$ cat flow/config.mk
export PLATFORM = sky130hd
export DESIGN_NAME = booth_mul64
export DESIGN_NICKNAME = booth_mul64
export VERILOG_FILES = /design/flow/design.v
export SDC_FILE = /design/flow/constraint.sdc
export NUM_CORES = 4
export LEC_CHECK = 0
export ABC_AREA = 1
export CAP_MARGIN = 20
export CORE_MARGIN = 2
export CORE_UTILIZATION = 71
export CTS_CLUSTER_DIAMETER = 225
export CTS_CLUSTER_SIZE = 74
export PLACE_DENSITY_LB_ADDON = 0.06
export SETUP_SLACK_MARGIN = 0.87
export SLEW_MARGIN = 5
$ cat flow/constraint.sdc
create_clock -name core_clock -period 3.34 [get_ports {clk}]
set_input_delay 0.6680 -clock core_clock [delete_from_list [all_inputs] [get_ports {clk}]]
set_output_delay 0.6680 -clock core_clock [all_outputs]
set_load 0.01 [all_outputs]
$ cat flow/design.v
module Booth4(
    input   wire    [63:0]  A,
    input   wire    [2:0]   B_pp,
    output  reg     [64:0]  PP,
    output  wire    E,
    output  wire    S
);
    assign E = ((B_pp == 3'b000) || (A[63] == B_pp[2])) && (B_pp != 3'b111);
    assign S = B_pp[2];
    always @ (*) begin
        case (B_pp)
            3'b000: PP = 65'b0;
            3'b001: PP = {A[63], A};
            3'b010: PP = {A[63], A};
            3'b011: PP = {A, 1'b0};
            3'b100: PP = ~{A, 1'b0};
            3'b101: PP = ~{A[63], A};
            3'b110: PP = ~{A[63], A};
            3'b111: PP = ~65'b0;
        endcase
    end
endmodule
module booth_mul64(
    input   wire    clk,
    input   wire    nrst,
    input   wire    [63:0]  A,
    input   wire    [63:0]  B,
    output  reg     [127:0] P,
    input   wire    start,
    output  wire    ready
);
    localparam S_IDLE = 2'b00;
    localparam S_LOAD = 2'b01;
    localparam S_BUSY = 2'b10;
    localparam S_FINISH = 2'b11;
    reg [1:0] STATE;
    reg [1:0] next_state;
    reg [5:0] count;
    assign ready = (STATE == S_IDLE);
    reg [63:0] A_buf;
    reg [64:0] B_buf;
    reg [67:0] P_cur;
    reg [63:0] P_sft;
    reg [63:0] Ss;
    wire [64:0] PP;
    wire E, S;
    Booth4 enc(A_buf, B_buf[2:0], PP, E, S);
    always @ (*) begin
        next_state = STATE;
        if (STATE == S_IDLE && start == 1'b1)
            next_state = S_LOAD;
        if (STATE == S_LOAD)
            next_state = S_BUSY;
        if (STATE == S_BUSY && count == 6'd31)
            next_state = S_FINISH;
        if (STATE == S_FINISH)
            next_state = S_IDLE;
    end
    always @ (posedge clk or negedge nrst) begin
        if (~nrst) begin
            STATE <= S_IDLE;
        end
        else begin
            STATE <= next_state;
        end
    end
    always @ (posedge clk or negedge nrst) begin
        if (~nrst) begin
            count <= 6'd0;
        end
        else begin
            if (STATE == S_BUSY)
                count <= count + 1;
            else
                count <= 6'd0;
        end
    end
    always @ (posedge clk or negedge nrst) begin
        if (~nrst) begin
            A_buf <= 64'd0;
            B_buf <= 64'd0;
        end
        else begin
            if (next_state == S_LOAD) begin
                A_buf <= A;
                B_buf <= {B, 1'b0};
            end
            else if (STATE == S_BUSY) begin
                B_buf <= B_buf >> 2;
            end
        end
    end
    always @ (posedge clk or negedge nrst) begin
        if (~nrst) begin
            P_cur <= 68'd0;
            P_sft <= 64'd0;
        end
        else begin
            if (STATE == S_BUSY) begin
                if (count == 6'd0)
                    {P_cur, P_sft} <= {(P_cur + {E, ~E, ~E, PP}), P_sft} >> 2;
                else
                    {P_cur, P_sft} <= {(P_cur + {1'b1, E, PP}), P_sft} >> 2;
            end
            else begin
                P_cur <= 68'd0;
                P_sft <= 64'd0;
            end
        end
    end
    always @ (posedge clk or negedge nrst) begin
        if (~nrst) begin
            Ss <= 64'b0;
        end
        else begin
            if (STATE == S_BUSY) begin
                Ss <= {1'b0, S, Ss[63:2]};
            end
            else begin
                Ss <= 64'd0;
            end
        end
    end
    always @ (posedge clk or negedge nrst) begin
        if (~nrst) begin
            P <= 128'd0;
        end
        else begin
            if (STATE == S_FINISH) begin
                P <= {P_cur[63:0], P_sft} + Ss;
            end
            else if (next_state == S_LOAD) begin
                P <= 128'd0;
            end
        end
    end
endmodule
$ cat flow/run.sh
#!/bin/bash
# the make line also repeats each setting of config.mk as NAME=value (left out here)
make -C /OpenROAD-flow-scripts/flow DESIGN_CONFIG=/design/flow/config.mk WORK_HOME=/design/flow/orfs CLKGATE_MAP_FILE= finish
==> notes.md, run 1 <==
yosys + openroad results -> outcome did not finish, Exit stage global routing, first error line in the log [ERROR GRT-0232] Routing congestion too high. Check the congestion heatmap in the GUI., quantity of I/O buffers inserted on ports ~260, sinks on the clock net about 430, die area 0.0451 mm², Yosys Instances 4,868, simple logic cell fraction of the synthesized area 36.1%, chip area in the Yosys report between 0.03 and 0.04 mm², share of synthesized area occupied by flip-flops and latches a little over a third, dominant kind of combinational cell simple AND/OR/NAND/NOR gates, maximum level of the CTS H-tree 1, post-synth cell types 48, post-synth tally of flip-flops with integrated enable 0, combined area of all synthesized cells 0.0309 mm², most used standard cells in the synthesized netlist nand2_1 (1,576), inv_1 (761), nor2_1 (559), Yosys warning count 2, average size of a mapped cell 6.34 µm², most popular library cell in the synthesized design by count nand2_1, cells after synthesis a little under 5,000, Core Footprint between 0.04 and 0.05 mm², Die Y between 200 and 250 µm, top cells, area dfrtp_1 (35%), nand2_1 (19%), inv_1 (9.3%), nor2_1 (6.8%), nand3_1 (5.0%), overflow left after global routing 23, Root Driver clkbuf_16, cell type with the highest aggregate area in the netlist dfrtp_1, width of the die approximately 210 µm, weighted congestion reported at the end of routability-driven placement between 1 and 1.5, Initial Util between 70% and 80%, net count of the mapped netlist just over 5,000, parity-gate share of the synthesized area counting xor and xnor cells less than 1%, FA/HA/MAJ Cells, Area Fraction 4.24%, hold buffer count at CTS 0, clk buf depth 3, Compound-Gate Fraction of Synth Area 12.7%, num ports 260, MUX area fraction 0%, number of rows created at floorplan 76, top_reg_cell synth dfrtp_1, GRT Total Usage about 65%, half-perimeter wire length after placement approximately 80,000 µm, area share of the leading cell type in the synthesized netlist a little over a third, Synth Register Bits roughly 430, Num CTS Buffers 9, async set-or-reset flop fraction in the synthesized netlist approximately 100%, placed standard-cell area between 0.03 and 0.04 mm²
## per-layer routing
metal | overflow | global-route usage, %
met4 | 6 | 58.1
met3 | 3 | 45.9
met5 | 0 | 28.7
met1 | 0 | 68.0
met2 | 14 | 81.8
## metrics by stage
stage          setup slack (ns)  cells  utilization, %  hold WS, ns  setup TNS [ns]
2_1_floorplan             0.610   4868               -        0.372               0
3_3_place_gp             -0.137   5631            80.3        0.446          -0.137
3_5_place_dp             -0.160   5631            80.3        0.451          -0.256
4_1_cts                   0.247   5668            83.1       0.0570               0
## what timing repair did
| action | CTS |
|---|---|
| resized | 162 |
| setup endpoints to repair | 215 |
| cloned | 1 |
| pin swaps | 30 |
| setup buffers | 24 |
==> inputs of run 2 (changes only) <==
- ABC_AREA: 1 -> not set
- CTS_CLUSTER_DIAMETER: 225 -> not set
- CTS_CLUSTER_SIZE: 74 -> 31
- PLACE_DENSITY_LB_ADDON: 0.06 -> 0.11
- SETUP_SLACK_MARGIN: 0.87 -> not set
- SLEW_MARGIN: 5 -> 20
- clock period: 3.34 -> 5.05 ns (I/O delays scaled with it)
==> run 2 against run 1 <==
Now clean on timing, DRC and antenna. Die size shrank 18%. Synthesized cell count shrank 40%. Area after synthesis fell by 19%.
==> notes.md, run 2 <==
yosys + openroad results -> slowest stage delay, CP ~0.53 ns, synthesis-to-finish area growth 17.3%, end of the worst register-to-register path P_cur[58], FA/HA/MAJ Cells, Area Fraction 5.22% (+0.98 points), number of max-capacitance violations reported 0, Worst Skew ~0.023 ns, sinks on the clock net 429 (unchanged), element type at the critical path end register, half-perimeter wire length after placement 50,600 µm (-37%), Initial Util 72.4% (+0.56 points), Yosys Instances 2,898 (-40%), switching power share of the total between 40% and 50%, Num CTS Buffers 44 (+35), number of antenna violations at the first check in global routing 2, ratio of total power to cell area 583 mW/mm², worst-case register-to-register setup slack a little over 0.3 ns, Antenna Cells 0, internal power summed over all cells 0.00950 W, MUX area fraction 2.68% (+2.7 points), capture point of the critical path P_cur[58], average size of a mapped cell 8.65 µm² (+36%), area share of the leading cell type in the synthesized netlist 42.7% (+8.0 points), wire length of the first global-routing pass 123,000 µm, parity-gate share of the synthesized area counting xor and xnor cells 6.61% (+5.8 points), most used standard cells in the synthesized netlist nand2_1 (534), dfrtp_1 (428), nor2_1 (266), clock tree from TritonCTS yes, Worst path depth 18, weighted congestion reported at the end of routability-driven placement 1.01 (-22%), cell type with the highest aggregate area in the netlist dfrtp_1, register clock-pin slew on the reported worst setup and hold paths roughly 0.07 ns, slew margin rel. approximately 30%, Data required, critical path roughly 5.5 ns, outcome no timing/DRC/antenna violations, Slew Viols, Final 0, DRT antenna net count 0, count of cells along the worst register-to-register path 18, count of endpoints failing setup in the final report 0, power consumed by sequential cells 0.00467 W, via count normalized by instance count 6.87, Core Footprint 0.0346 mm² (-19%), nets@finish between 3,000 and 4,000, Total Wirelength roughly 80,000 µm, worst slack, placed 0.351 ns (+0.511 ns), top power consumer group combinational logic, critical path data arrival time 5.19 ns, cells after synthesis 2,898 (-40%), width of the die 192 µm (-9.7%), chip area in the Yosys report 0.0251 mm² (-19%), Synth Register Bits 429 (unchanged), average detailed-routed wire length per instance approximately 23 µm, Critical Path Fanout Max 18, combinational share of power 52.9%, GRT Total Usage between 40% and 50%, async set-or-reset flop fraction in the synthesized netlist 100% (unchanged), worst setup margin 0.304 ns, top cells, area dfrtp_1 (43%), nand2_1 (8.0%), ha_1 (5.1%), o21ai_0 (4.6%), nor2_1 (4.0%), met2 track utilization from global routing between 60% and 70%, overflow left after global routing 0, GRT met1 Usage ~55%, number of non-filler instances in the completed layout about 3,500, sequential share of power between 20% and 30%, combined area of all synthesized cells 0.0251 mm² (-19%), hold buffer count at CTS 0 (unchanged), die area 0.0368 mm² (-18%), class of the most critical hold timing path in -> async, 1st-pass router iterations 9, worst skew pair latency around 0.61 ns, simple logic cell fraction of the synthesized area 20.3% (-16 points), post-synth tally of flip-flops with integrated enable 0 (unchanged), Final Hold Viols 0, final clock period utilization by the worst path 94.0%, Startpoint Class register, net count of the mapped netlist 3,133 (-39%), Buf+Inv Stages, Crit Path 2, maximum number of pins on one net before global-route repair 197, slowest cell on the critical path dfrtp_2, PostCTS Resize Cnt 0 (-100%), number of warning messages in the logs 37, cell family with most CP delay simple AND/OR/NAND/NOR gates, dominant kind of combinational cell simple AND/OR/NAND/NOR gates, leakage component of the power 13.4 nW, number of rows created at floorplan 68 (-11%), P_comb between 0.009 and 0.01 W, placed standard-cell area 0.0279 mm² (-19%), quantity of I/O buffers inserted on ports 259 (unchanged), transition time at the pin with the least slew margin approximately 1.1 ns, category of the most critical setup path reg -> reg, Critical R2R Launch B_buf[0], routed via count 24,400, clock group share of total power about 20%, maximum level of the CTS H-tree 2 (+1), iteration-0 DRC count of the detailed router 3,161, launching instance or port of the critical path B_buf[0], critical path cell sequence nand2_2, buf_4, o22ai_1, nor2_1, nor2_1, a221oi_1, ha_1, nand4_1, nor4_1, buf_4, or4b_4, a211oi_2, o31ai_2, a31oi_4, nor3_1, o41ai_2, xnor2_1, nor2_1, share of synthesized area occupied by flip-flops and latches 42.9% (+8.1 points), Clock group 0.00339 W, number of global-route vias before repair about 23,000, most popular library cell in the synthesized design by count nand2_1, number of buffers inserted to repair setup after CTS 0 (-100%), post-route cell area between 0.02 and 0.03 mm², most heavily used metal layer in global routing met2, Die Y 192 µm (-9.7%), Compound-Gate Fraction of Synth Area 19.1% (+6.4 points), maximum clock frequency approximately 0.21 GHz, time the final worst path needs with I/O delays and setup 4.75 ns, sw power roughly 0.0076 W, maximum vdd ir drop 0.508 mV, Root Driver clkbuf_16, top_reg_cell synth dfrtp_1, detailed-route DRC error count 0, num ports 260 (unchanged), number of placed cells counting well taps 3,468 (-38%), Yosys warning count 2 (unchanged), met3 usage in global routing under 10%, clk buf depth 3 (unchanged), post-synth cell types 74 (+54%), most used cell, CP nor2_1
run 2: through the flow:
step	setup TNS [ns]	power [W]	hold WS, ns	util [%]
after floorplan	0	0.0111	0.455	-
after CTS	0	0.0168	0.473	84.7
after detailed placement	0	0.0133	0.470	80.5
after global placement	0	0.0131	0.461	80.5
final	0	0.0171	0.442	84.8
after global routing	-0.00659	0.0181	0.502	84.8
run 2: metal layers:
layer | part of all wire, % | vias up
li1 | - | 10500
met1 | 36 | 11600
met2 | 47 | 1872
met3 | 11 | 441
met4 | 6.1 | 0
met5 | 0 | -
run 2: area by class of cell:
cell class / count / area (µm²)
Clock buffer: 64 / 1280
Clock inverter: 11 / 170
Fill cell: 1869 / 5250
Inverter: 33 / 124
Multi-Input combinational cell: 2257 / 13500
Sequential cell: 429 / 10700
Tap cell: 455 / 569
Timing Repair Buffer: 296 / 2950
==> inputs of run 3 (changes only) <==
- CORE_UTILIZATION: 71 -> 72
- CTS_CLUSTER_SIZE: 31 -> 37
- PLACE_DENSITY: not set -> 0.65
- PLACE_DENSITY_LB_ADDON: 0.11 -> not set
- clock period: 5.05 -> 4.11 ns (I/O delays scaled with it)
==> run 3 against run 2 <==
The flow now stops in global routing. Synthesized cell count did not move. Die size fell by 1.4%. Area after synthesis unchanged.
==> notes.md, run 3 <==
yosys + openroad results -> outcome did not finish, Exit stage global routing, first error line in the log [ERROR DPL-0033] detailed placement checks failed during check placement., top_reg_cell synth dfrtp_1, worst slack, placed -0.122 ns (-0.473 ns), clk buf depth 3 (unchanged), net count of the mapped netlist 3,133 (unchanged), most used standard cells in the synthesized netlist nand2_1 (534), dfrtp_1 (428), nor2_1 (266), weighted congestion reported at the end of routability-driven placement 1.06 (+5.1%), async set-or-reset flop fraction in the synthesized netlist 100% (unchanged), cells after synthesis 2,898 (unchanged), chip area in the Yosys report 0.0251 mm² (unchanged), die area 0.0363 mm² (-1.4%), simple logic cell fraction of the synthesized area 20.3% (unchanged), parity-gate share of the synthesized area counting xor and xnor cells 6.61% (unchanged), quantity of I/O buffers inserted on ports 259 (unchanged), maximum level of the CTS H-tree 2 (unchanged), sinks on the clock net 429 (unchanged), MUX area fraction 2.68% (unchanged), area share of the leading cell type in the synthesized netlist 42.7% (unchanged), post-synth tally of flip-flops with integrated enable 0 (unchanged), Compound-Gate Fraction of Synth Area 19.1% (unchanged), Core Footprint 0.0344 mm² (-0.74%), num ports 260 (unchanged), Yosys warning count 2 (unchanged), share of synthesized area occupied by flip-flops and latches 42.9% (unchanged), number of placed cells counting well taps 3,594 (+3.6%), number of rows created at floorplan 68 (unchanged), Yosys Instances 2,898 (unchanged), Num CTS Buffers 45 (+2.3%), most popular library cell in the synthesized design by count nand2_1, dominant kind of combinational cell simple AND/OR/NAND/NOR gates, width of the die 191 µm (-0.68%), top cells, area dfrtp_1 (43%), nand2_1 (8.0%), ha_1 (5.1%), o21ai_0 (4.6%), nor2_1 (4.0%), combined area of all synthesized cells 0.0251 mm² (unchanged), hold buffer count at CTS 0 (unchanged), FA/HA/MAJ Cells, Area Fraction 5.22% (unchanged), Die Y 191 µm (-0.68%), Initial Util 72.9% (+0.54 points), Root Driver clkbuf_16, average size of a mapped cell 8.65 µm² (unchanged), cell type with the highest aggregate area in the netlist dfrtp_1, post-synth cell types 74 (unchanged), half-perimeter wire length after placement 54,300 µm (+7.2%), Synth Register Bits 429 (unchanged)
[run 3: repair_timing]
action / in CTS
setup buffers: 9
resized: 21
endpoints found under the setup margin: 12
pin swaps: 22
[run 3: per-stage QoR]
stage	setup TNS (ns)	instance area (µm²)	util (%)	total power (W)	hold WS, ns
after global placement	-0.0359	28900	84.2	0.0175	0.461
after CTS	-0.00666	30700	89.3	0.0229	0.431
after detailed placement	-0.440	28900	84.2	0.0180	0.473
after floorplan	0	25100	-	0.0136	0.455
==> inputs of run 4 (changes only) <==
- CELL_PAD_IN_SITES_DETAIL_PLACEMENT: not set -> 0
- CORE_UTILIZATION: 72 -> 70
- CTS_CLUSTER_DIAMETER: not set -> 263
- CTS_CLUSTER_SIZE: 37 -> 51
- MAX_ROUTING_LAYER: not set -> met4
- SETUP_SLACK_MARGIN: not set -> 0.32
- SLEW_MARGIN: 20 -> 5
- TNS_END_PERCENT: not set -> 65
- clock period: 4.11 -> 2.86 ns (I/O delays scaled with it)
==> run 4 against run 3 <==
The run fails in clock tree synthesis. Area after synthesis is the same. Synthesized cell count is the same. Die size grew 2.8%.
==> notes.md, run 4 <==
yosys + openroad results -> first error line in the log [ERROR DPL-0033] detailed placement checks failed during check placement., parity-gate share of the synthesized area counting xor and xnor cells 6.61% (unchanged), Die Y 193 µm (+1.4%), Core Footprint 0.0354 mm² (+3.0%), worst slack, placed -1.28 ns (-1.15 ns), MUX area fraction 2.68% (unchanged), quantity of I/O buffers inserted on ports 259 (unchanged), simple logic cell fraction of the synthesized area 20.3% (unchanged), Exit stage clock tree synthesis, width of the die 193 µm (+1.4%), Yosys warning count 2 (unchanged), weighted congestion reported at the end of routability-driven placement 1.10 (+3.4%), most popular library cell in the synthesized design by count nand2_1, post-synth tally of flip-flops with integrated enable 0 (unchanged), async set-or-reset flop fraction in the synthesized netlist 100% (unchanged), Initial Util 70.8% (-2.1 points), cell type with the highest aggregate area in the netlist dfrtp_1, Compound-Gate Fraction of Synth Area 19.1% (unchanged), combined area of all synthesized cells 0.0251 mm² (unchanged), area share of the leading cell type in the synthesized netlist 42.7% (unchanged), most used standard cells in the synthesized netlist nand2_1 (534), dfrtp_1 (428), nor2_1 (266), chip area in the Yosys report 0.0251 mm² (unchanged), half-perimeter wire length after placement 61,300 µm (+13%), placed standard-cell area 0.0321 mm² (+11%), die area 0.0373 mm² (+2.8%), num ports 260 (unchanged), post-synth cell types 74 (unchanged), average size of a mapped cell 8.65 µm² (unchanged), number of rows created at floorplan 69 (+1.5%), cells after synthesis 2,898 (unchanged), share of synthesized area occupied by flip-flops and latches 42.9% (unchanged), net count of the mapped netlist 3,133 (unchanged), top cells, area dfrtp_1 (43%), nand2_1 (8.0%), ha_1 (5.1%), o21ai_0 (4.6%), nor2_1 (4.0%), dominant kind of combinational cell simple AND/OR/NAND/NOR gates, FA/HA/MAJ Cells, Area Fraction 5.22% (unchanged), Synth Register Bits 429 (unchanged), top_reg_cell synth dfrtp_1, Yosys Instances 2,898 (unchanged), outcome did not finish
## run 4: stage by stage
stage	total power [W]	hold slack [ns]	TNS [ns]	std cells
3_5_place_dp	0.0292	0.474	-71.01	3958
3_3_place_gp	0.0279	0.460	-49.02	3958
2_1_floorplan	0.0200	0.276	-21.64	2898
==> inputs of run 5 (changes only) <==
- ABC_AREA: not set -> 1
- CELL_PAD_IN_SITES_DETAIL_PLACEMENT: 0 -> 2
- CELL_PAD_IN_SITES_GLOBAL_PLACEMENT: not set -> 1
- CORE_UTILIZATION: 70 -> 46
- CTS_CLUSTER_DIAMETER: 263 -> 61
- CTS_CLUSTER_SIZE: 51 -> not set
- GPL_TIMING_DRIVEN: not set -> 0
- MAX_ROUTING_LAYER: met4 -> met5
- MIN_ROUTING_LAYER: not set -> met1
- PLACE_DENSITY: 0.65 -> not set
- PLACE_DENSITY_LB_ADDON: not set -> 0.26
- SETUP_SLACK_MARGIN: 0.32 -> 0.14
- SLEW_MARGIN: 5 -> 35
- TNS_END_PERCENT: 65 -> not set
- clock period: 2.86 -> 3.41 ns (I/O delays scaled with it)
==> run 5 against run 4 <==
The run fails in detailed placement. Synthesized cell count increased by 68%. Die size increased by 85%. Area after synthesis is 23% higher.
==> notes.md, run 5 <==
yosys + openroad results -> cells after synthesis 4,868 (+68%), Synth Register Bits 429 (unchanged), combined area of all synthesized cells 0.0309 mm² (+23%), FA/HA/MAJ Cells, Area Fraction 4.24% (-0.98 points), average size of a mapped cell 6.34 µm² (-27%), Exit stage detailed placement, most used standard cells in the synthesized netlist nand2_1 (1,576), inv_1 (761), nor2_1 (559), Core Footprint 0.0661 mm² (+87%), simple logic cell fraction of the synthesized area 36.1% (+16 points), Compound-Gate Fraction of Synth Area 12.7% (-6.4 points), share of synthesized area occupied by flip-flops and latches 34.8% (-8.1 points), quantity of I/O buffers inserted on ports 259 (unchanged), die area 0.0692 mm² (+85%), post-synth cell types 48 (-35%), Die Y 263 µm (+36%), width of the die 263 µm (+36%), net count of the mapped netlist 5,103 (+63%), Yosys warning count 2 (unchanged), parity-gate share of the synthesized area counting xor and xnor cells 0.766% (-5.8 points), num ports 260 (unchanged), Yosys Instances 4,868 (+68%), async set-or-reset flop fraction in the synthesized netlist 100% (unchanged), weighted congestion reported at the end of routability-driven placement 1.04 (-5.9%), outcome did not finish, cell type with the highest aggregate area in the netlist dfrtp_1, first error line in the log [ERROR DPL-0033] detailed placement checks failed during check placement., most popular library cell in the synthesized design by count nand2_1, Initial Util 46.7% (-24 points), dominant kind of combinational cell simple AND/OR/NAND/NOR gates, number of rows created at floorplan 94 (+36%), MUX area fraction 0% (-2.7 points), area share of the leading cell type in the synthesized netlist 34.7% (-8.0 points), chip area in the Yosys report 0.0309 mm² (+23%), top_reg_cell synth dfrtp_1, top cells, area dfrtp_1 (35%), nand2_1 (19%), inv_1 (9.3%), nor2_1 (6.8%), nand3_1 (5.0%), post-synth tally of flip-flops with integrated enable 0 (unchanged)
-- run 5: through the flow --
stage	setup TNS (ns)	cells	setup slack, ns
2_1_floorplan	0	4868	0.291
3_3_place_gp	-7544.96	5991	-17.62
==> inputs of run 6 (changes only) <==
- CAP_MARGIN: 20 -> 15
- CELL_PAD_IN_SITES_DETAIL_PLACEMENT: 2 -> 1
- CELL_PAD_IN_SITES_GLOBAL_PLACEMENT: 1 -> not set
- CORE_ASPECT_RATIO: not set -> 1.85
- CORE_MARGIN: 2 -> 8
- CORE_UTILIZATION: 46 -> 35
- CTS_CLUSTER_DIAMETER: 61 -> not set
- GPL_TIMING_DRIVEN: 0 -> 1
- MAX_ROUTING_LAYER: met5 -> not set
- MIN_ROUTING_LAYER: met1 -> met2
- SETUP_SLACK_MARGIN: 0.14 -> not set
- SLEW_MARGIN: 35 -> 25
- clock period: 3.41 -> 6.81 ns (I/O delays scaled with it)
==> run 6 against run 5 <==
Now clean on timing, DRC and antenna. Synthesized cell count unchanged. Die size is 42% higher. Area after synthesis unchanged.
==> notes.md, run 6 <==
yosys + openroad results -> FA/HA/MAJ Cells, Area Fraction 4.24% (unchanged), most used cell, CP nor2_1, clock group share of total power about 17%, PostCTS Resize Cnt 0, clk buf depth 3, outcome no timing/DRC/antenna violations, Data required, critical path 7.37 ns, register clock-pin slew on the reported worst setup and hold paths approximately 0.070 ns, combined area of all synthesized cells 0.0309 mm² (unchanged), Clock group approximately 0.0029 W, maximum vdd ir drop 0.294 mV, start point of the worst min-delay path Ss[2], hold path depth 2, sw power about 0.0098 W, number of rows created at floorplan 148 (+57%), Initial Util 35.2% (-11 points), DRT antenna net count 0, count of cells along the worst register-to-register path 20, category of the most critical setup path reg -> reg, Critical Path Fanout Max ~42, hold buffer count at CTS 0, met2 track utilization from global routing 71.8%, number of warning messages in the logs 38, Num CTS Buffers between 40 and 50, Worst Skew 0.0298 ns, worst hold slack 0.474 ns, Yosys Instances 4,868 (unchanged), most popular library cell in the synthesized design by count nand2_1, final clock period utilization by the worst path around 88%, share of synthesized area occupied by flip-flops and latches 34.8% (unchanged), cell type with the highest aggregate area in the netlist dfrtp_1, top cells, area dfrtp_1 (35%), nand2_1 (19%), inv_1 (9.3%), nor2_1 (6.8%), nand3_1 (5.0%), ratio of total power to cell area just under 500 mW/mm², quantity of I/O buffers inserted on ports 259 (unchanged), Total Wirelength roughly 190,000 µm, slowest stage delay, CP 0.93 ns, area share of the leading cell type in the synthesized netlist 34.7% (unchanged), iteration-0 DRC count of the detailed router roughly 13,000, post-synth tally of flip-flops with integrated enable 0 (unchanged), internal power summed over all cells 0.00756 W, met3 usage in global routing 50.5%, dominant kind of combinational cell simple AND/OR/NAND/NOR gates, Startpoint Class register, detailed-route DRC error count 0, GRT Total Usage 55.9%, Worst path depth 20, Buf+Inv Stages, Crit Path 5, number of global-route vias before repair between 50,000 and 60,000, worst-case register-to-register setup slack around 0.84 ns, leakage component of the power around 19 nW, end of the worst register-to-register path P_cur[65], wire length of the first global-routing pass 259,000 µm, Compound-Gate Fraction of Synth Area 12.7% (unchanged), Die Y 420 µm (+60%), MI comb area around 0.017 mm², Yosys warning count 2 (unchanged), async set-or-reset flop fraction in the synthesized netlist 100% (unchanged), most used standard cells in the synthesized netlist nand2_1 (1,576), inv_1 (761), nor2_1 (559), parity-gate share of the synthesized area counting xor and xnor cells 0.766% (unchanged), critical path cell sequence nor2_1, nor2_1, clkinv_2, buf_4, o31ai_1, inv_1, ha_1, nand2_1, nor2_1, inv_1, nor2_1, nand2_1, inv_1, nand3_1, nand3_1, nand2_1, nand3_1, nand2_1, nor2_1, nor2_1, number of max-capacitance violations reported 0, overflow left after global routing 0, slew margin rel. ~20%, combinational share of power about 58%, worst skew pair latency between 0.6 and 0.7 ns, RSZ-0062 raised after global routing false, sinks on the clock net 429, time the final worst path needs with I/O delays and setup roughly 6 ns, GRT met1 Usage 0%, average size of a mapped cell 6.34 µm² (unchanged), routed via count slightly below 50,000, via count normalized by instance count 7.80, capture point of the critical path P_cur[65], most heavily used metal layer in global routing met2, MUX area fraction 0% (unchanged), switching power share of the total roughly 57%, Critical R2R Launch B_buf[1], half-perimeter wire length after placement approximately 150,000 µm, nets@finish ~5,300, Fillers 11,400, number of buffers inserted to repair setup after CTS 0, total power of the final layout ~0.017 W, clock tree from TritonCTS yes, P_comb slightly above 0.01 W, num ports 260 (unchanged), cell family with most CP delay simple AND/OR/NAND/NOR gates, element type at the critical path end register, Core Footprint 0.0876 mm² (+33%), Worst Hold Path EP Ss[0], sum of negative setup slack 0 ns, synthesis-to-finish area growth 17.2%, Root Driver clkbuf_16, Final Hold Viols 0, transition time at the pin with the least slew margin around 1.2 ns, number of antenna violations at the first check in global routing 0, area used by sequential logic in the layout 0.0107 mm², launching instance or port of the critical path B_buf[1], 1st-pass router iterations 11, die area 0.0984 mm² (+42%), top_reg_cell synth dfrtp_1, width of the die 234 µm (-11%), maximum number of pins on one net before global-route repair between 100 and 150, simple logic cell fraction of the synthesized area 36.1% (unchanged), average detailed-routed wire length per instance between 20 and 30 µm, weighted congestion reported at the end of routability-driven placement 1.12 (+8.0%), class of the most critical hold timing path reg -> reg, top power consumer group combinational logic, Synth Register Bits 429 (unchanged), count of endpoints failing setup in the final report 0, slowest cell on the critical path dfrtp_2, cells after synthesis 4,868 (unchanged), power consumed by sequential cells ~0.0044 W, net count of the mapped netlist 5,103 (unchanged), maximum level of the CTS H-tree 2, chip area in the Yosys report 0.0309 mm² (unchanged), sequential share of power between 20% and 30%, Slew Viols, Final 0, maximum clock frequency around 0.17 GHz, post-synth cell types 48 (unchanged), critical path data arrival time 6.53 ns
==> run 6: stage by stage <==
stage	setup slack, ns	util (%)	cells	cell area [µm²]
floorplan	3.69	-	4868	30900
global placement	1.41	39.4	6146	34500
detailed placement	1.37	39.4	6146	34500
CTS	1.35	41.3	6230	36100
global route	0.647	41.3	6230	36100
finish	0.838	41.3	6246	36200
==> run 6: routing by layer <==
| metal | wire [µm] | share of wire (%) |
|---|---|---|
| met5 | 517 | 0.28 |
| met4 | 39800 | 21 |
| met3 | 53800 | 29 |
| met2 | 93200 | 50 |
| met1 | 0 | 0 |
==> run 6: final cells by class <==
type	instances	share of cell area, %
inverter	781	8.12
clock buffer	64	3.70
timing repair buffer	283	7.83
antenna	16	0.111
sequential	429	29.7
clock inverter	20	0.709
tap	1125	3.89
multi-input combinational	3528	45.9
==> inputs of run 7 (changes only) <==
- CAP_MARGIN: 15 -> 20
- CELL_PAD_IN_SITES_DETAIL_PLACEMENT: 1 -> not set
- CORE_ASPECT_RATIO: 1.85 -> not set
- CORE_MARGIN: 8 -> 2
- CORE_UTILIZATION: 35 -> 71
- CTS_CLUSTER_SIZE: not set -> 74
- GPL_TIMING_DRIVEN: 1 -> not set
- MIN_ROUTING_LAYER: met2 -> not set
- PLACE_DENSITY_LB_ADDON: 0.26 -> 0.06
- SETUP_SLACK_MARGIN: not set -> -0.27
- SLEW_MARGIN: 25 -> 20
- clock period: 6.81 -> 3.34 ns (I/O delays scaled with it)
==> run 7 against run 6 <==
Flip-flop count did not move. Cell area fell by 1.3%. Critical path depth fell by 9. Now fails the layout checks on setup timing. Register-to-register slack got worse by 1.0 ns. Count of clock-buffer cells in the layout fell by 1. Final cell count fell by 8.4%. Global-route usage fell by 5.4 points. Wire length fell by 40%. Combinational power rose by 82%. Clock power rose by 84%. Largest cell class unchanged. Critical path type unchanged.
==> notes.md, run 7 <==
yosys + openroad results -> outcome complete, but fails checks, violated checks setup timing, Die Y 212 µm (-49%), power consumed by sequential cells 0.00839 W (+91%), combined area of all synthesized cells 0.0309 mm² (unchanged), width of the die 212 µm (-9.3%), Yosys Instances 4,868 (unchanged), clock group share of total power 16.5% (about the same), average size of a mapped cell 6.34 µm² (unchanged), Startpoint Class register, Yosys warning count 2 (unchanged), MUX area fraction 0% (unchanged), quantity of I/O buffers inserted on ports 259 (unchanged), start point of the worst min-delay path P_sft[50], sequential share of power 26.1% (+0.9 points), clock tree from TritonCTS yes, worst-case register-to-register setup slack -0.16 ns (-1.00 ns), maximum clock frequency 0.285 GHz (+70%), async set-or-reset flop fraction in the synthesized netlist 100% (unchanged), top cells, area dfrtp_1 (35%), nand2_1 (19%), inv_1 (9.3%), nor2_1 (6.8%), nand3_1 (5.0%), post-synth cell types 48 (unchanged), FA/HA/MAJ Cells, Area Fraction 4.24% (unchanged), critical path cell sequence ha_1, nand2_1, o21ai_0, inv_1, nand2_1, nand3_1, nand3_1, nand2_1, nand3_1, xnor2_1, o21ai_1, maximum vdd ir drop 0.573 mV (+95%), Num CTS Buffers 45 (unchanged), Worst Hold Path EP P_sft[48], Total Wirelength 113,000 µm (-40%), iteration-0 DRC count of the detailed router 6,455 (-51%), Synth Register Bits 429 (unchanged), Initial Util 71.8% (+37 points), detailed-route DRC error count 0 (unchanged), Clock group 0.00529 W (+84%), end of the worst register-to-register path P[55], 1st-pass router iterations 24 (+13), top power consumer group combinational logic, launching instance or port of the critical path P_sft[6], cell family with most CP delay simple AND/OR/NAND/NOR gates, half-perimeter wire length after placement 80,100 µm (-46%), net count of the mapped netlist 5,103 (unchanged), clk buf depth 3 (unchanged), element type at the critical path end register, most popular library cell in the synthesized design by count nand2_1, cell type with the highest aggregate area in the netlist dfrtp_1, count of cells along the worst register-to-register path 11 (-45%), maximum level of the CTS H-tree 2 (unchanged), GRT Total Usage 50.6% (-5.4 points), P_comb 0.0184 W (+82%), top_reg_cell synth dfrtp_1, weighted congestion reported at the end of routability-driven placement 1.24 (+11%), Slew Viols, Final 0 (unchanged), switching power share of the total 51.7% (-4.9 points), Critical Path Fanout Max 5 (-88%), count of endpoints failing setup in the final report 22 (+22), capture point of the critical path P[55], number of max-capacitance violations reported 0 (unchanged), sw power 0.0166 W (+69%), chip area in the Yosys report 0.0309 mm² (unchanged), area share of the leading cell type in the synthesized netlist 34.7% (unchanged), number of non-filler instances in the completed layout 5,719 (-8.4%), number of buffers inserted to repair setup after CTS 0 (unchanged), DRT antenna net count 0 (unchanged), synthesis-to-finish area growth 15.7%, number of rows created at floorplan 76 (-49%), share of synthesized area occupied by flip-flops and latches 34.8% (unchanged), simple logic cell fraction of the synthesized area 36.1% (unchanged), parity-gate share of the synthesized area counting xor and xnor cells 0.766% (unchanged), Data required, critical path 3.79 ns (-3.58 ns), number of global-route vias before repair 32,900 (-37%), number of warning messages in the logs 38 (unchanged), routed via count 35,400 (-27%), Compound-Gate Fraction of Synth Area 12.7% (unchanged), sinks on the clock net 429 (unchanged), average detailed-routed wire length per instance 19.8 µm (-34%), maximum number of pins on one net before global-route repair 219 (+48%), critical path data arrival time 3.96 ns (-2.57 ns), Core Footprint 0.0430 mm² (-51%), post-synth tally of flip-flops with integrated enable 0 (unchanged), slowest cell on the critical path xnor2_1, worst skew pair latency 0.64 ns (-0.03 ns), number of placed cells counting well taps 5,634 (-8.3%), hold path depth 2 (unchanged), overflow left after global routing 0 (unchanged), dominant kind of combinational cell simple AND/OR/NAND/NOR gates, slew margin rel. 22.1% (+2.1 points), via count normalized by instance count 6.19 (-21%), wire length of the first global-routing pass 173,000 µm (-33%), Worst path depth 11 (-45%), nets@finish 5,331 (+0.53%), register clock-pin slew on the reported worst setup and hold paths 0.06 ns (about the same), ratio of total power to cell area 899 mW/mm² (+87%), slowest stage delay, CP 0.94 ns (about the same), cells after synthesis 4,868 (unchanged), combinational share of power 57.4% (-0.8 points), Buf+Inv Stages, Crit Path 1 (-4), die area 0.0451 mm² (-54%), most used standard cells in the synthesized netlist nand2_1 (1,576), inv_1 (761), nor2_1 (559), Fillers 2,968 (-74%), time the final worst path needs with I/O delays and setup 3.50 ns (-2.47 ns), transition time at the pin with the least slew margin 1.16 ns (-0.0397 ns), num ports 260 (unchanged), number of antenna violations at the first check in global routing 12 (+12), worst setup margin -0.165 ns (-1.00 ns), Critical R2R Launch P_sft[6], worst slack, placed -0.0388 ns (-1.41 ns), Worst Skew 0.0389 ns (+0.00907 ns), internal power summed over all cells 0.0155 W (+110%), class of the most critical hold timing path reg -> reg, category of the most critical setup path reg -> reg, leakage component of the power 18.8 nW (+0.63%), Final Hold Viols 0 (unchanged), Root Driver clkbuf_16, final clock period utilization by the worst path 105% (+17 points)
==> run 7: timing repair <==
| item | in CTS | in global routing |
|---|---|---|
| hold buffers | 1 | 0 |
| resized | 0 | 15 |
| endpoints found under the setup margin | 0 | 28 |
| endpoints found under the hold margin | 27 | 0 |
==> run 7: area by class of cell <==
| type | count | area (µm²) | area share, % |
|---|---|---|---|
| sequential | 429 | 10700 | 30.1 |
| inverter | 781 | 2940 | 8.22 |
| antenna | 7 | 17.5 | 0.0491 |
| clock inverter | 15 | 251 | 0.704 |
| timing repair buffer | 311 | 3120 | 8.73 |
| tap | 585 | 732 | 2.05 |
| multi-input combinational | 3528 | 16700 | 46.7 |
| clock buffer | 63 | 1240 | 3.48 |
==> run 7: metrics by stage <==
stage	hold WS (ns)	util [%]	power [W]	cell area [µm²]	TNS, ns
after floorplan	0.372	-	0.0196	30900	0
after global placement	0.446	79.4	0.0247	34100	0
after detailed placement	0.454	79.4	0.0252	34100	-0.0743
after CTS	0.467	82.9	0.0306	35600	-0.247
after global routing	0.487	83.1	0.0337	35700	-7.82
final	0.462	83.1	0.0321	35700	-1.10
==> run 7: metal layers <==
layer | global-route usage (%) | share of wire, %
met5 | 7.12 | 0.31
met4 | 38.7 | 9.9
met1 | 56.9 | 34
met2 | 71.6 | 40
met3 | 26.4 | 16
==> inputs of run 8 (changes only) <==
- CORE_UTILIZATION: 71 -> 72
- CTS_CLUSTER_DIAMETER: not set -> 394
- CTS_CLUSTER_SIZE: 74 -> not set
- PLACE_DENSITY: not set -> 0.42
- PLACE_DENSITY_LB_ADDON: 0.06 -> not set
- SETUP_SLACK_MARGIN: -0.27 -> not set
- clock period: 3.34 -> 2.22 ns (I/O delays scaled with it)
==> run 8 against run 7 <==
The flow now stops in clock tree synthesis. Synthesized cell count is the same. Die size shrank 1.4%. Area after synthesis is the same.
==> notes.md, run 8 <==
yosys + openroad results -> top_reg_cell synth dfrtp_1, Core Footprint 0.0421 mm² (-2.0%), number of placed cells counting well taps 6,170 (+9.5%), parity-gate share of the synthesized area counting xor and xnor cells 0.766% (unchanged), simple logic cell fraction of the synthesized area 36.1% (unchanged), num ports 260 (unchanged), cells after synthesis 4,868 (unchanged), combined area of all synthesized cells 0.0309 mm² (unchanged), post-synth cell types 48 (unchanged), outcome did not finish, average size of a mapped cell 6.34 µm² (unchanged), cell type with the highest aggregate area in the netlist dfrtp_1, most popular library cell in the synthesized design by count nand2_1, share of synthesized area occupied by flip-flops and latches 34.8% (unchanged), Synth Register Bits 429 (unchanged), top cells, area dfrtp_1 (35%), nand2_1 (19%), inv_1 (9.3%), nor2_1 (6.8%), nand3_1 (5.0%), width of the die 211 µm (-0.68%), dominant kind of combinational cell simple AND/OR/NAND/NOR gates, Initial Util 73.2% (+1.4 points), post-synth tally of flip-flops with integrated enable 0 (unchanged), Compound-Gate Fraction of Synth Area 12.7% (unchanged), quantity of I/O buffers inserted on ports 259 (unchanged), weighted congestion reported at the end of routability-driven placement 1.24 (-0.66%), area share of the leading cell type in the synthesized netlist 34.7% (unchanged), Yosys warning count 2 (unchanged), most used standard cells in the synthesized netlist nand2_1 (1,576), inv_1 (761), nor2_1 (559), die area 0.0445 mm² (-1.4%), first error line in the log [ERROR DPL-0038] Utilization greater than 100%, impossible to legalize, FA/HA/MAJ Cells, Area Fraction 4.24% (unchanged), chip area in the Yosys report 0.0309 mm² (unchanged), placed standard-cell area 0.0390 mm² (+14%), Yosys Instances 4,868 (unchanged), async set-or-reset flop fraction in the synthesized netlist 100% (unchanged), Die Y 211 µm (-0.68%), half-perimeter wire length after placement 108,000 µm (+35%), net count of the mapped netlist 5,103 (unchanged), Exit stage clock tree synthesis, MUX area fraction 0% (unchanged), number of rows created at floorplan 75 (-1.3%)
run 8: metrics by stage:
stage          setup TNS, ns  setup WS [ns]  hold slack (ns)
2_1_floorplan         -23.10         -0.510            0.148
3_3_place_gp          -53.44          -1.01            0.351
3_5_place_dp          -86.74          -1.29            0.359
==> inputs of run 9 (changes only) <==
- ABC_AREA: 1 -> not set
- CTS_CLUSTER_DIAMETER: 394 -> not set
- CTS_CLUSTER_SIZE: not set -> 89
- HOLD_SLACK_MARGIN: not set -> -0.09
- PLACE_DENSITY: 0.42 -> 0.66
- SETUP_SLACK_MARGIN: not set -> 0.81
- clock period: 2.22 -> 5.77 ns (I/O delays scaled with it)
==> run 9 against run 8 <==
The run now finishes clean. Die size is 18% lower. Synthesized cell count is 40% lower. Area after synthesis is 19% lower.
==> notes.md, run 9 <==
yosys + openroad results -> PostCTS Resize Cnt 0, end of the worst register-to-register path P_cur[58], Startpoint Class register, number of global-route vias before repair around 24,000, DRT antenna net count 0, 1st-pass router iterations 10, num ports 260 (unchanged), critical path data arrival time 5.20 ns, total power of the final layout about 0.015 W, post-synth tally of flip-flops with integrated enable 0 (unchanged), outcome no timing/DRC/antenna violations, maximum clock frequency 0.211 GHz, number of max-capacitance violations reported 0, number of rows created at floorplan 68 (-9.3%), switching power share of the total between 40% and 50%, dominant kind of combinational cell simple AND/OR/NAND/NOR gates, power consumed by sequential cells between 0.004 and 0.005 W, width of the die 191 µm (-9.7%), register clock-pin slew on the reported worst setup and hold paths 0.06 ns, sw power between 0.006 and 0.007 W, Data required, critical path ~6.2 ns, Clock group ~0.0029 W, synthesis-to-finish area growth 16.9%, sequential share of power a little over a quarter, class of the most critical hold timing path reg -> reg, sinks on the clock net 429, time the final worst path needs with I/O delays and setup between 4 and 5 ns, cell family with most CP delay simple AND/OR/NAND/NOR gates, hold path depth 2, final clock period utilization by the worst path roughly 82%, via count normalized by instance count around 6.9, Slew Viols, Final 0, clk buf depth 3, die area 0.0363 mm² (-18%), maximum level of the CTS H-tree 2, Critical R2R Launch B_buf[0], post-route cell area 0.0293 mm², Total Wirelength 81,900 µm, quantity of I/O buffers inserted on ports 259 (unchanged), sum of negative setup slack 0 ns, Worst path depth 13, routed via count approximately 25,000, most used standard cells in the synthesized netlist nand2_1 (534), dfrtp_1 (428), nor2_1 (266), weighted congestion reported at the end of routability-driven placement 1.02 (-18%), Compound-Gate Fraction of Synth Area 19.1% (+6.4 points), launching instance or port of the critical path B_buf[0], Critical Path Fanout Max 17, area share of the leading cell type in the synthesized netlist 42.7% (+8.0 points), maximum number of pins on one net before global-route repair 132, worst skew pair latency between 0.6 and 0.7 ns, leakage component of the power roughly 13 nW, post-synth cell types 74 (+54%), FA/HA/MAJ Cells, Area Fraction 5.22% (+0.98 points), detailed-route DRC error count 0, top_reg_cell synth dfrtp_1, cell type with the highest aggregate area in the netlist dfrtp_1, Final Hold Viols 0, net count of the mapped netlist 3,133 (-39%), Worst Hold Path EP P[96], simple logic cell fraction of the synthesized area 20.3% (-16 points), Root Driver clkbuf_16, critical path cell sequence nor2_2, a221oi_1, ha_1, nand4_1, nor4_1, or4b_4, a211oi_2, o31ai_2, a31oi_4, nor3_1, o41ai_2, xnor2_1, nor2_1, category of the most critical setup path reg -> reg, nets@finish around 3,300, worst-case register-to-register setup slack a little over 1 ns, GRT Total Usage around 45%, parity-gate share of the synthesized area counting xor and xnor cells 6.61% (+5.8 points), half-perimeter wire length after placement 51,700 µm (-52%), clock tree from TritonCTS yes, number of warning messages in the logs 40, async set-or-reset flop fraction in the synthesized netlist 100% (unchanged), count of cells along the worst register-to-register path 13, Yosys Instances 2,898 (-40%), RSZ-0062 raised after global routing false, capture point of the critical path P_cur[58], slew margin rel. about a quarter, wire length of the first global-routing pass roughly 130,000 µm, MUX area fraction 2.68% (+2.7 points), overflow left after global routing 0, Yosys warning count 2 (unchanged), chip area in the Yosys report 0.0251 mm² (-19%), placed standard-cell area 0.0278 mm² (-29%), number of antenna violations at the first check in global routing 4, slowest cell on the critical path nor2_2, Initial Util 72.9% (-0.35 points), ratio of total power to cell area just over 500 mW/mm², iteration-0 DRC count of the detailed router between 3,000 and 4,000, Synth Register Bits 429 (unchanged), share of synthesized area occupied by flip-flops and latches 42.9% (+8.1 points), Fillers roughly 1,800, Core Footprint 0.0344 mm² (-18%), top power consumer group combinational logic, transition time at the pin with the least slew margin roughly 1.2 ns, clock group share of total power 19.4%, maximum vdd ir drop about 0.44 mV, P_comb 0.00801 W, slowest stage delay, CP about 0.75 ns, average detailed-routed wire length per instance approximately 23 µm, element type at the critical path end register, hold buffer count at CTS 0, most popular library cell in the synthesized design by count nand2_1, internal power summed over all cells 0.00818 W, cells after synthesis 2,898 (-40%), top cells, area dfrtp_1 (43%), nand2_1 (8.0%), ha_1 (5.1%), o21ai_0 (4.6%), nor2_1 (4.0%), combined area of all synthesized cells 0.0251 mm² (-19%), Worst Skew a little over 0.03 ns, count of endpoints failing setup in the final report 0, number of buffers inserted to repair setup after CTS 0, average size of a mapped cell 8.65 µm² (+36%), Die Y 191 µm (-9.7%), Num CTS Buffers roughly 44, combinational share of power 53.3%, Buf+Inv Stages, Crit Path 0, start point of the worst min-delay path P[96]
[run 9: area by class of cell]
| cell class | count | area, µm² | area share, % |
|---|---|---|---|
| diodes | 3 | 7.51 | 0.0256 |
| flip-flops and latches | 429 | 10800 | 36.7 |
| inverters | 33 | 124 | 0.423 |
| multi-input cells | 2258 | 13600 | 46.4 |
| repair buffers | 282 | 2820 | 9.64 |
| clock inverters | 24 | 238 | 0.812 |
| well taps | 455 | 569 | 1.94 |
| clock buffers | 58 | 1190 | 4.08 |
[run 9: per-layer routing]
metal	global-route usage, %	vias up	share of wire (%)
met2	70.6	1969	46
met1	57.1	11600	37
met4	26.7	4	6.9
li1	-	10500	-
met3	10.6	517	11
met5	0	-	0.027
[run 9: per-stage QoR]
stage | hold slack (ns) | worst slack (ns) | std cells | utilization, %
CTS | 0.484 | 0.988 | 3537 | 85.0
global placement | 0.461 | 1.18 | 3455 | 80.8
floorplan | 0.455 | 1.51 | 2898 | -
detailed placement | 0.471 | 1.05 | 3455 | 80.8
finish | 0.482 | 1.02 | 3542 | 85.2
global route | 0.501 | 0.737 | 3540 | 85.2
==> inputs of run 10 (changes only) <==
- ABC_AREA: not set -> 1
- CTS_CLUSTER_DIAMETER: not set -> 394
- CTS_CLUSTER_SIZE: 89 -> 10
- HOLD_SLACK_MARGIN: -0.09 -> 0.28
- PLACE_DENSITY: 0.66 -> 0.42
- SETUP_SLACK_MARGIN: 0.81 -> 0.26
- TNS_END_PERCENT: not set -> 5
- clock period: 5.77 -> 2.1 ns (I/O delays scaled with it)
==> run 10 against run 9 <==
The run now fails in clock tree synthesis. Die size is 23% higher. Area after synthesis is 23% higher. Synthesized cell count is 68% higher.
==> notes.md, run 10 <==
yosys + openroad results -> chip area in the Yosys report 0.0309 mm² (+23%), outcome did not finish, width of the die 211 µm (+11%), parity-gate share of the synthesized area counting xor and xnor cells 0.766% (-5.8 points), Yosys warning count 2 (unchanged), die area 0.0445 mm² (+23%), simple logic cell fraction of the synthesized area 36.1% (+16 points), FA/HA/MAJ Cells, Area Fraction 4.24% (-0.98 points), half-perimeter wire length after placement 118,000 µm (+130%), net count of the mapped netlist 5,103 (+63%), first error line in the log [ERROR DPL-0038] Utilization greater than 100%, impossible to legalize, share of synthesized area occupied by flip-flops and latches 34.8% (-8.1 points), Exit stage clock tree synthesis, top cells, area dfrtp_1 (35%), nand2_1 (19%), inv_1 (9.3%), nor2_1 (6.8%), nand3_1 (5.0%), Synth Register Bits 429 (unchanged), post-synth tally of flip-flops with integrated enable 0 (unchanged), Yosys Instances 4,868 (+68%), quantity of I/O buffers inserted on ports 259 (unchanged), Compound-Gate Fraction of Synth Area 12.7% (-6.4 points), top_reg_cell synth dfrtp_1, dominant kind of combinational cell simple AND/OR/NAND/NOR gates, cells after synthesis 4,868 (+68%), MUX area fraction 0% (-2.7 points), placed standard-cell area 0.0396 mm² (+43%), most used standard cells in the synthesized netlist nand2_1 (1,576), inv_1 (761), nor2_1 (559), Die Y 211 µm (+11%), weighted congestion reported at the end of routability-driven placement 1.21 (+19%), num ports 260 (unchanged), combined area of all synthesized cells 0.0309 mm² (+23%), number of rows created at floorplan 75 (+10%), cell type with the highest aggregate area in the netlist dfrtp_1, async set-or-reset flop fraction in the synthesized netlist 100% (unchanged), area share of the leading cell type in the synthesized netlist 34.7% (-8.0 points), average size of a mapped cell 6.34 µm² (-27%), post-synth cell types 48 (-35%), Core Footprint 0.0421 mm² (+23%), Initial Util 73.2% (+0.35 points), most popular library cell in the synthesized design by count nand2_1
run 10: metrics by stage:
stage               cells  setup TNS [ns]  power, W  util (%)  setup slack [ns]
detailed placement   6253         -113.07    0.0513      94.0             -1.37
floorplan            4868          -31.17    0.0323         -            -0.630
global placement     6253          -68.84    0.0471      94.0             -1.03
==> inputs of run 11 (changes only) <==
- ABC_AREA: 1 -> 0
- CORE_UTILIZATION: 72 -> 64
- CTS_CLUSTER_DIAMETER: 394 -> 364
- CTS_CLUSTER_SIZE: 10 -> 99
- HOLD_SLACK_MARGIN: 0.28 -> not set
- PLACE_DENSITY: 0.42 -> 0.36
- SETUP_SLACK_MARGIN: 0.26 -> not set
- TNS_END_PERCENT: 5 -> not set
- clock period: 2.1 -> 2.91 ns (I/O delays scaled with it)
==> run 11 against run 10 <==
The flow stops in global routing. Area after synthesis shrank 19%. Synthesized cell count fell by 40%. Die size shrank 8.5%.
==> notes.md, run 11 <==
yosys + openroad results -> placed standard-cell area 0.0322 mm² (-19%), cell type with the highest aggregate area in the netlist dfrtp_1, net count of the mapped netlist 3,133 (-39%), FA/HA/MAJ Cells, Area Fraction 5.22% (+0.98 points), sinks on the clock net 429, post-synth cell types 74 (+54%), top_reg_cell synth dfrtp_1, area share of the leading cell type in the synthesized netlist 42.7% (+8.0 points), average size of a mapped cell 8.65 µm² (+36%), chip area in the Yosys report 0.0251 mm² (-19%), Core Footprint 0.0386 mm² (-8.3%), cells after synthesis 2,898 (-40%), Root Driver clkbuf_16, most used standard cells in the synthesized netlist nand2_1 (534), dfrtp_1 (428), nor2_1 (266), Die Y 202 µm (-4.3%), share of synthesized area occupied by flip-flops and latches 42.9% (+8.1 points), Initial Util 64.8% (-8.4 points), MUX area fraction 2.68% (+2.7 points), Yosys Instances 2,898 (-40%), clk buf depth 3, weighted congestion reported at the end of routability-driven placement 0.989 (-18%), post-synth tally of flip-flops with integrated enable 0 (unchanged), simple logic cell fraction of the synthesized area 20.3% (-16 points), combined area of all synthesized cells 0.0251 mm² (-19%), half-perimeter wire length after placement 60,100 µm (-49%), Compound-Gate Fraction of Synth Area 19.1% (+6.4 points), dominant kind of combinational cell simple AND/OR/NAND/NOR gates, Yosys warning count 2 (unchanged), quantity of I/O buffers inserted on ports 259 (unchanged), top cells, area dfrtp_1 (43%), nand2_1 (8.0%), ha_1 (5.1%), o21ai_0 (4.6%), nor2_1 (4.0%), most popular library cell in the synthesized design by count nand2_1, async set-or-reset flop fraction in the synthesized netlist 100% (unchanged), number of rows created at floorplan 72 (-4.0%), Exit stage global routing, worst slack, placed -1.27 ns (+0.0953 ns), parity-gate share of the synthesized area counting xor and xnor cells 6.61% (+5.8 points), maximum level of the CTS H-tree 1, Num CTS Buffers 8, width of the die 202 µm (-4.3%), Synth Register Bits 429 (unchanged), outcome did not finish, die area 0.0407 mm² (-8.5%), num ports 260 (unchanged)
run 11: metrics by stage:
stage	TNS, ns	utilization (%)	cells	power (W)
3_3_place_gp	-60.72	83.4	4050	0.0282
2_1_floorplan	-19.33	-	2898	0.0196
4_1_cts	-48.77	88.4	4111	0.0327
3_5_place_dp	-69.12	83.4	4050	0.0289
run 11: what timing repair did:
action,CTS
gates cloned,0
hold buffers,1
setup endpoints to repair,145
resized,265
pin swaps,143
buffers inserted,48
endpoints found under the hold margin,70
==> inputs of run 12 (changes only) <==
- ABC_AREA: 0 -> 1
- CAP_MARGIN: 20 -> 15
- CELL_PAD_IN_SITES_DETAIL_PLACEMENT: not set -> 2
- CELL_PAD_IN_SITES_GLOBAL_PLACEMENT: not set -> 2
- CORE_ASPECT_RATIO: not set -> 0.89
- CORE_MARGIN: 2 -> 4
- CORE_UTILIZATION: 64 -> 43
- CTS_CLUSTER_DIAMETER: 364 -> 263
- CTS_CLUSTER_SIZE: 99 -> 48
- GPL_TIMING_DRIVEN: not set -> 0
- HOLD_SLACK_MARGIN: not set -> -0.05
- MAX_ROUTING_LAYER: not set -> met5
- PLACE_DENSITY: 0.36 -> not set
- PLACE_DENSITY_LB_ADDON: not set -> 0.19
- TNS_END_PERCENT: not set -> 80
- clock period: 2.91 -> 8.13 ns (I/O delays scaled with it)
==> run 12 against run 11 <==
Synthesized cell count grew 68%. Area after synthesis grew 23%. The flow stops in detailed placement. Die size is 87% higher.
==> notes.md, run 12 <==
yosys + openroad results -> outcome did not finish, Exit stage detailed placement, first error line in the log [ERROR DPL-0033] detailed placement checks failed during check placement., async set-or-reset flop fraction in the synthesized netlist 100% (unchanged), combined area of all synthesized cells 0.0309 mm² (+23%), dominant kind of combinational cell simple AND/OR/NAND/NOR gates, MUX area fraction 0% (-2.7 points), simple logic cell fraction of the synthesized area 36.1% (+16 points), Core Footprint 0.0710 mm² (+84%), Synth Register Bits 429 (unchanged), top cells, area dfrtp_1 (35%), nand2_1 (19%), inv_1 (9.3%), nor2_1 (6.8%), nand3_1 (5.0%), area share of the leading cell type in the synthesized netlist 34.7% (-8.0 points), chip area in the Yosys report 0.0309 mm² (+23%), FA/HA/MAJ Cells, Area Fraction 4.24% (-0.98 points), quantity of I/O buffers inserted on ports 259 (unchanged), width of the die 292 µm (+45%), die area 0.0761 mm² (+87%), most used standard cells in the synthesized netlist nand2_1 (1,576), inv_1 (761), nor2_1 (559), weighted congestion reported at the end of routability-driven placement 1.04 (+5.2%), cell type with the highest aggregate area in the netlist dfrtp_1, share of synthesized area occupied by flip-flops and latches 34.8% (-8.1 points), Yosys Instances 4,868 (+68%), most popular library cell in the synthesized design by count nand2_1, Compound-Gate Fraction of Synth Area 12.7% (-6.4 points), Yosys warning count 2 (unchanged), post-synth tally of flip-flops with integrated enable 0 (unchanged), num ports 260 (unchanged), Die Y 261 µm (+29%), post-synth cell types 48 (-35%), number of rows created at floorplan 92 (+28%), Initial Util 43.4% (-21 points), net count of the mapped netlist 5,103 (+63%), parity-gate share of the synthesized area counting xor and xnor cells 0.766% (-5.8 points), top_reg_cell synth dfrtp_1, cells after synthesis 4,868 (+68%), average size of a mapped cell 6.34 µm² (-27%)
[run 12: per-stage QoR]
step | setup TNS [ns] | power, W | hold slack [ns] | cell area, µm²
floorplan | 0 | 0.00806 | 0.440 | 30900
global placement | -6096.26 | 0.0110 | 0.448 | 34600
==> inputs of run 13 (changes only) <==
- ABC_AREA: 1 -> not set
- CAP_MARGIN: 15 -> 20
- CELL_PAD_IN_SITES_DETAIL_PLACEMENT: 2 -> not set
- CELL_PAD_IN_SITES_GLOBAL_PLACEMENT: 2 -> not set
- CORE_ASPECT_RATIO: 0.89 -> not set
- CORE_MARGIN: 4 -> 2
- CORE_UTILIZATION: 43 -> 58
- CTS_CLUSTER_DIAMETER: 263 -> not set
- CTS_CLUSTER_SIZE: 48 -> not set
- GPL_TIMING_DRIVEN: 0 -> not set
- HOLD_SLACK_MARGIN: -0.05 -> not set
- MAX_ROUTING_LAYER: met5 -> not set
- PLACE_DENSITY_LB_ADDON: 0.19 -> not set
- SETUP_SLACK_MARGIN: not set -> 0.56
- TNS_END_PERCENT: 80 -> not set
- clock period: 8.13 -> 3.69 ns (I/O delays scaled with it)
==> run 13 against run 12 <==
Synthesized cell count down 40%. The layout now fails its checks (setup timing). Die size down 41%. Area after synthesis down 19%.
==> notes.md, run 13 <==
yosys + openroad results -> Initial Util 58.4% (+15 points), worst-case register-to-register setup slack -0.50 ns, count of cells along the worst register-to-register path 21, area share of the leading cell type in the synthesized netlist 42.7% (+8.0 points), combinational share of power a little over three fifths, parity-gate share of the synthesized area counting xor and xnor cells 6.61% (+5.8 points), Yosys Instances 2,898 (-40%), Synth Register Bits 429 (unchanged), average size of a mapped cell 8.65 µm² (+36%), most used standard cells in the synthesized netlist nand2_1 (534), dfrtp_1 (428), nor2_1 (266), Buf+Inv Stages, Crit Path 6, synthesis-to-finish area growth 40.9%, transition time at the pin with the least slew margin between 1 and 1.5 ns, GRT met1 Usage 47.8%, maximum level of the CTS H-tree 2, slowest stage delay, CP 0.54 ns, 1st-pass router iterations 6, time the final worst path needs with I/O delays and setup 4.19 ns, most heavily used metal layer in global routing met2, most popular library cell in the synthesized design by count nand2_1, detailed-route DRC error count 0, DRT antenna net count 0, Worst path depth 21, Startpoint Class register, worst setup margin -0.502 ns, quantity of I/O buffers inserted on ports 259 (unchanged), sequential share of power approximately a fifth, weighted congestion reported at the end of routability-driven placement 1.02 (-1.9%), internal power summed over all cells between 0.015 and 0.02 W, top_reg_cell synth dfrtp_1, width of the die 212 µm (-27%), via count normalized by instance count between 6 and 7, Antenna Cells 0, number of non-filler instances in the completed layout 4,039, simple logic cell fraction of the synthesized area 20.3% (-16 points), Core Footprint 0.0429 mm² (-40%), maximum vdd ir drop 0.543 mV, class of the most critical hold timing path in -> async, number of placed cells counting well taps 3,857, category of the most critical setup path reg -> reg, number of max-capacitance violations reported 0, count of endpoints failing setup in the final report 31, Die Y 212 µm (-19%), half-perimeter wire length after placement 54,000 µm, Total Wirelength roughly 82,000 µm, slew margin rel. between 30% and 40%, launching instance or port of the critical path B_buf[1], violated checks setup timing, switching power share of the total 42.1%, ratio of total power to cell area about 880 mW/mm², FA/HA/MAJ Cells, Area Fraction 5.22% (+0.98 points), met2 track utilization from global routing between 50% and 60%, Num CTS Buffers between 40 and 50, Critical R2R Launch B_buf[1], Clock group between 0.005 and 0.006 W, critical path data arrival time roughly 4.7 ns, met3 usage in global routing 4.78%, number of global-route vias before repair ~24,000, routed via count approximately 24,000, top power consumer group combinational logic, power consumed by sequential cells between 0.006 and 0.007 W, worst skew pair latency about 0.61 ns, P_comb 0.0197 W, final clock period utilization by the worst path 114%, element type at the critical path end register, critical path cell sequence buf_12, buf_16, buf_16, o22ai_2, nor2_1, nor2_1, a221oi_2, ha_1, buf_4, nand2_1, buf_4, nor3_1, nand2_1, o211ai_1, buf_4, o31ai_4, a31oi_4, nor3_4, o41ai_2, xnor2_1, nor2_1, clock group share of total power approximately 16%, number of antenna violations at the first check in global routing 0, leakage component of the power ~16 nW, maximum number of pins on one net before global-route repair 116, die area 0.0449 mm² (-41%), Worst Skew approximately 0.019 ns, dominant kind of combinational cell simple AND/OR/NAND/NOR gates, post-synth cell types 74 (+54%), number of warning messages in the logs 38, net count of the mapped netlist 3,133 (-39%), iteration-0 DRC count of the detailed router 2,194, Final Util between 80% and 90%, share of synthesized area occupied by flip-flops and latches 42.9% (+8.1 points), top cells, area dfrtp_1 (43%), nand2_1 (8.0%), ha_1 (5.1%), o21ai_0 (4.6%), nor2_1 (4.0%), MUX area fraction 2.68% (+2.7 points), Data required, critical path 4.15 ns, average detailed-routed wire length per instance just over 20 µm, combined area of all synthesized cells 0.0251 mm² (-19%), chip area in the Yosys report 0.0251 mm² (-19%), register clock-pin slew on the reported worst setup and hold paths 0.06 ns, RSZ-0062 raised after global routing true, sinks on the clock net between 400 and 500, worst hold slack approximately 0.2 ns, nets@finish 3,650, num ports 260 (unchanged), cell type with the highest aggregate area in the netlist dfrtp_1, Final Hold Viols 0, outcome complete, but fails checks, slowest cell on the critical path dfrtp_4, async set-or-reset flop fraction in the synthesized netlist 100% (unchanged), clk buf depth 3, end of the worst register-to-register path P_cur[58], Slew Viols, Final 0, cells after synthesis 2,898 (-40%), sw power 0.0131 W, overflow left after global routing 0, Yosys warning count 2 (unchanged), GRT Total Usage between 30% and 40%, clock tree from TritonCTS yes, Root Driver clkbuf_16, cell family with most CP delay AND-OR/OR-AND gates, post-synth tally of flip-flops with integrated enable 0 (unchanged), capture point of the critical path P_cur[58], wire length of the first global-routing pass 124,000 µm, Critical Path Fanout Max 37, maximum clock frequency around 0.24 GHz, Compound-Gate Fraction of Synth Area 19.1% (+6.4 points), number of rows created at floorplan 76 (-17%)
[run 13: per-stage QoR]
| step | setup slack, ns | instance area [µm²] | setup TNS, ns | power, W |
|---|---|---|---|---|
| floorplan | -0.113 | 25300 | -0.266 | 0.0155 |
| global placement | -0.410 | 30300 | -6.58 | 0.0215 |
| detailed placement | -0.541 | 30300 | -9.87 | 0.0217 |
| CTS | -0.428 | 33500 | -6.21 | 0.0286 |
| global route | -0.626 | 35300 | -13.31 | 0.0329 |
| finish | -0.502 | 35300 | -9.11 | 0.0312 |
[run 13: timing repair]
action,CTS,global route
buffers inserted,38,50
cloned,4,2
hold buffers,0,0
pin swaps,70,153
resized,199,299
setup endpoints to repair,131,122
[run 13: final cells by class]
type,instances,area [µm²]
clock buffers,65,1360
clock inverters,23,328
fillers,2621,7580
inverters,33,126
multi-input cells,2257,15900
flip-flops and latches,429,10800
well taps,585,732
repair buffers,647,6120
[run 13: metal layers]
| layer | vias up | share of wire, % |
|---|---|---|
| met4 | 0 | 4.2 |
| met1 | 11900 | 42 |
| met5 | - | 0 |
| li1 | 11200 | - |
| met3 | 226 | 6.6 |
| met2 | 1073 | 47 |
Power and IR drop assume default switching activity.
